== build 26 ==
## lcd_driver_top
module lcd_driver_top (
    input  wire clk,
    input  wire rst_n,
    output wire lcd_resetn,
    output wire lcd_cs,
    output wire lcd_dc,
    output wire lcd_sclk,
    output wire lcd_sda
);
Size in the first run: about 1300 cells after synthesis, about 260 flip-flops, roughly 7 I/O pins, about 14000 µm² of cells after synthesis.
Settings: LEC_CHECK=0, CAP_MARGIN=20, CELL_PAD_IN_SITES_DETAIL_PLACEMENT=2, CELL_PAD_IN_SITES_GLOBAL_PLACEMENT=1, CORE_ASPECT_RATIO=0.98, CORE_MARGIN=2, CORE_UTILIZATION=38, HOLD_SLACK_MARGIN=0.09, MAX_ROUTING_LAYER=met4, MIN_ROUTING_LAYER=met2, SLEW_MARGIN=15, TNS_END_PERCENT=20; clock period 2.87 ns.
run.sh (not shown) runs the stock make flow with config.mk's settings and CLKGATE_MAP_FILE=.
Complete run, failing final checks: build 26, reason setup timing.
## Diff of input files: build 65 against build 26
- changing SLEW_MARGIN from 15 to 20
- changing CORE_UTILIZATION from 38 to 40
- changing TNS_END_PERCENT from 20 to 40
--- outcome ---
Build 65 ran to completion and came out clean on the timing, design-rule and antenna checks.
For part of the power in combinational logic, build 65 and build 26 come out practically identical.
Clock-buffer cell count ended up 1 lower on build 65 than on build 26.
Compared with build 26, in build 65 sequential cell area share went up by 0.22 points; total power moved down; total length of routed wires picked up an extra 0.57%.
--- input diff build 65..build 74 ---
- clearing MIN_ROUTING_LAYER, which used to be met2
- putting SETUP_SLACK_MARGIN at 1.05 where nothing was set
- clearing MAX_ROUTING_LAYER, which used to be met4
- clearing CELL_PAD_IN_SITES_DETAIL_PLACEMENT, which used to be 2
- clearing CORE_ASPECT_RATIO, which used to be 0.98
- clearing TNS_END_PERCENT, which used to be 40
- clearing CELL_PAD_IN_SITES_GLOBAL_PLACEMENT, which used to be 1
- clearing HOLD_SLACK_MARGIN, which used to be 0.09
- swapping 2.87 for 3.77 in the clock period (ns, I/O delays scaled along)
Results
- Build 74 was carried through to the last stage, and its layout satisfied the timing, design-rule and antenna checks.
- A worst setup path endpoint of fifo_inst.data[5][8] is what build 65 shows, while fifo_inst.data[7][5] belongs to build 74.
- Delta (build 74 minus build 65): worst endpoint required time picked up an extra 0.92 ns, final worst setup slack picked up an extra 0.96 ns, number of combinational gates with multiple inputs picked up an extra 10, multi-input gate area in the final layout picked up an extra about 6%, portion of total power attributed to combinational logic lost 0.2 points.
- The first-iteration DRC count number comes out lower for build 74 vs build 65.
- Build 65 → build 74: met1 global-route usage went up 29 points; core utilization moved up.
Here is what was changed in the inputs of build 89 compared with build 74.
- removing SETUP_SLACK_MARGIN (formerly 1.05)
- setting PLACE_DENSITY to 0.35 for the first time
- changing CORE_UTILIZATION from 40 to 72
- setting CTS_CLUSTER_SIZE to 82 for the first time
- setting ABC_AREA to 1 for the first time
- changing the clock period (ns, I/O delays scaled along) from 3.77 to 2.1
### Flow results
Flow for build 89 halted at global routing, error code GRT-0232.
Build 74 has lower number of instances in the synthesized netlist than build 89.
Summary: with build 74 as the reference, net count entering floorplan in build 89 moved up by more than a quarter.
Build 89: core region area is 43% lower than what build 74 reported.
Placement row count in build 89 is about 25% below build 74.
When build 89 is set beside build 74, its area figure in the yosys stat output turns out to be 3.5% larger.
Going from build 74 to build 89, the simple logic cell fraction of the synthesized area was found to have gone up by 19 points.
On post-CTS resize count, the higher figure sits with build 89, not build 74.
Count of instantiated cells in the yosys netlist, build 89 vs build 74: up by more than a quarter
Compared to build 74, build 89 was floorplanned on a smaller die.
Re area after synthesis: build 89 is 3.5% up on build 74.
HPWL after detailed placement deteriorates in build 89 relative to build 74.


## job 101
lcd_driver_top again, from the RTL that the note above started with.
make LEC_CHECK=0 CAP_MARGIN=20 CELL_PAD_IN_SITES_DETAIL_PLACEMENT=0 CELL_PAD_IN_SITES_GLOBAL_PLACEMENT=0 CORE_MARGIN=2 CORE_UTILIZATION=72 CTS_CLUSTER_DIAMETER=110 CTS_CLUSTER_SIZE=15 GPL_ROUTABILITY_DRIVEN=0 MIN_ROUTING_LAYER=met1 SETUP_SLACK_MARGIN=-0.16 SLEW_MARGIN=35 finish   # period 2.87 ns
No crash in job 101: every stage finished, but the layout fails its final checks due to negative hold slack, negative setup slack.
## Diff of input files: job 102 against job 101
# job 101
export LEC_CHECK = 0
export CAP_MARGIN = 20
export CELL_PAD_IN_SITES_DETAIL_PLACEMENT = 0
export CELL_PAD_IN_SITES_GLOBAL_PLACEMENT = 0
export CORE_MARGIN = 2
export CORE_UTILIZATION = 72
export CTS_CLUSTER_DIAMETER = 110
export CTS_CLUSTER_SIZE = 15
export GPL_ROUTABILITY_DRIVEN = 0
export MIN_ROUTING_LAYER = met1
export SETUP_SLACK_MARGIN = -0.16
export SLEW_MARGIN = 35
create_clock -name core_clock -period 2.87 [get_ports {clk}]
# job 102
export LEC_CHECK = 0
export ABC_AREA = 1
export CAP_MARGIN = 20
export CORE_MARGIN = 2
export CORE_UTILIZATION = 72
export CTS_CLUSTER_SIZE = 15
export PLACE_DENSITY_LB_ADDON = 0.0
export SLEW_MARGIN = 20
create_clock -name core_clock -period 2.14 [get_ports {clk}]
[summary]
Job 102 terminated abnormally: global routing reported ODB-0269. Count of instances resized after the clock tree is built was lower in the run labelled job 101. Taking job 101 as the reference, in job 102 area after synthesis +about 3.5%; floorplan core area picked up an extra about 3.7%. Relative to job 101, post-synthesis cell type count has decreased by about 47% in job 102. Per the comparison of job 102 with job 101, synthesized cell count moved up, number of standard cells reported by yosys moved up.
For job 103, these inputs were changed with respect to job 102:
# job 102
export LEC_CHECK = 0
export ABC_AREA = 1
export CAP_MARGIN = 20
export CORE_MARGIN = 2
export CORE_UTILIZATION = 72
export CTS_CLUSTER_SIZE = 15
export PLACE_DENSITY_LB_ADDON = 0.0
export SLEW_MARGIN = 20
create_clock -name core_clock -period 2.14 [get_ports {clk}]
# job 103
export LEC_CHECK = 0
export CAP_MARGIN = 20
export CORE_MARGIN = 2
export CORE_UTILIZATION = 72
export SLEW_MARGIN = 20
create_clock -name core_clock -period 3.94 [get_ports {clk}]
--- outcome ---
- The sole clean run among job 103 and job 102 is job 103.
- Changes observed in job 103 relative to job 102: net count after synthesis fell by about 33%; vertical die size fell by 2.4 microns; chip area fell by about 3.2%.
[inputs] job 104 vs job 103
# job 103
export LEC_CHECK = 0
export CAP_MARGIN = 20
export CORE_MARGIN = 2
export CORE_UTILIZATION = 72
export SLEW_MARGIN = 20
create_clock -name core_clock -period 3.94 [get_ports {clk}]
# job 104
export LEC_CHECK = 0
export CAP_MARGIN = 20
export CORE_MARGIN = 2
export CORE_UTILIZATION = 9
export SLEW_MARGIN = 20
create_clock -name core_clock -period 10.7 [get_ports {clk}]
- A critical path class of reg2out is what job 104 shows, while reg2reg belongs to job 103.
- Comparing job 104 and job 103, the higher clock buffer and inverter area fraction after layout is on job 103.
- Summary of job 104 over job 103: global-route track usage on met2 fell 47 points, share of synthesized cell area in full adder, half adder and majority cells about even, cell area after layout rose 0.0021 sq mm, area added between synthesis and finish rose 15 points.
### job 104 -> job 105
# job 104
export LEC_CHECK = 0
export CAP_MARGIN = 20
export CORE_MARGIN = 2
export CORE_UTILIZATION = 9
export SLEW_MARGIN = 20
create_clock -name core_clock -period 10.7 [get_ports {clk}]
# job 105
export LEC_CHECK = 0
export CAP_MARGIN = 20
export CORE_MARGIN = 2
export CORE_UTILIZATION = 72
export CTS_CLUSTER_DIAMETER = 385
export SLEW_MARGIN = 20
create_clock -name core_clock -period 5.19 [get_ports {clk}]
- Delta (job 105 minus job 104): relative contribution of the clock network to total power moved up, count of flip-flops and latches level.
- Job 105 ended with more critical path depth than job 104.
- Diff job 104 -> job 105: worst-case register-to-register setup slack -5520 ps; leakage power total +about 0.8%.
- For job 104 and job 105, there was not a single run that failed to finish clean.
- Between job 104 and job 105, the part of the total power dissipated in combinational logic figures differ only marginally.
- Final clock period utilization by the worst path: job 105 > job 104
- Going from job 104 to job 105, hold slack fell by 12 ps; minimum setup slack after placement fell by 5360 ps; layout overhead on the synthesized area fell by 15 points.
Power is estimated from default activity; no workload was simulated.
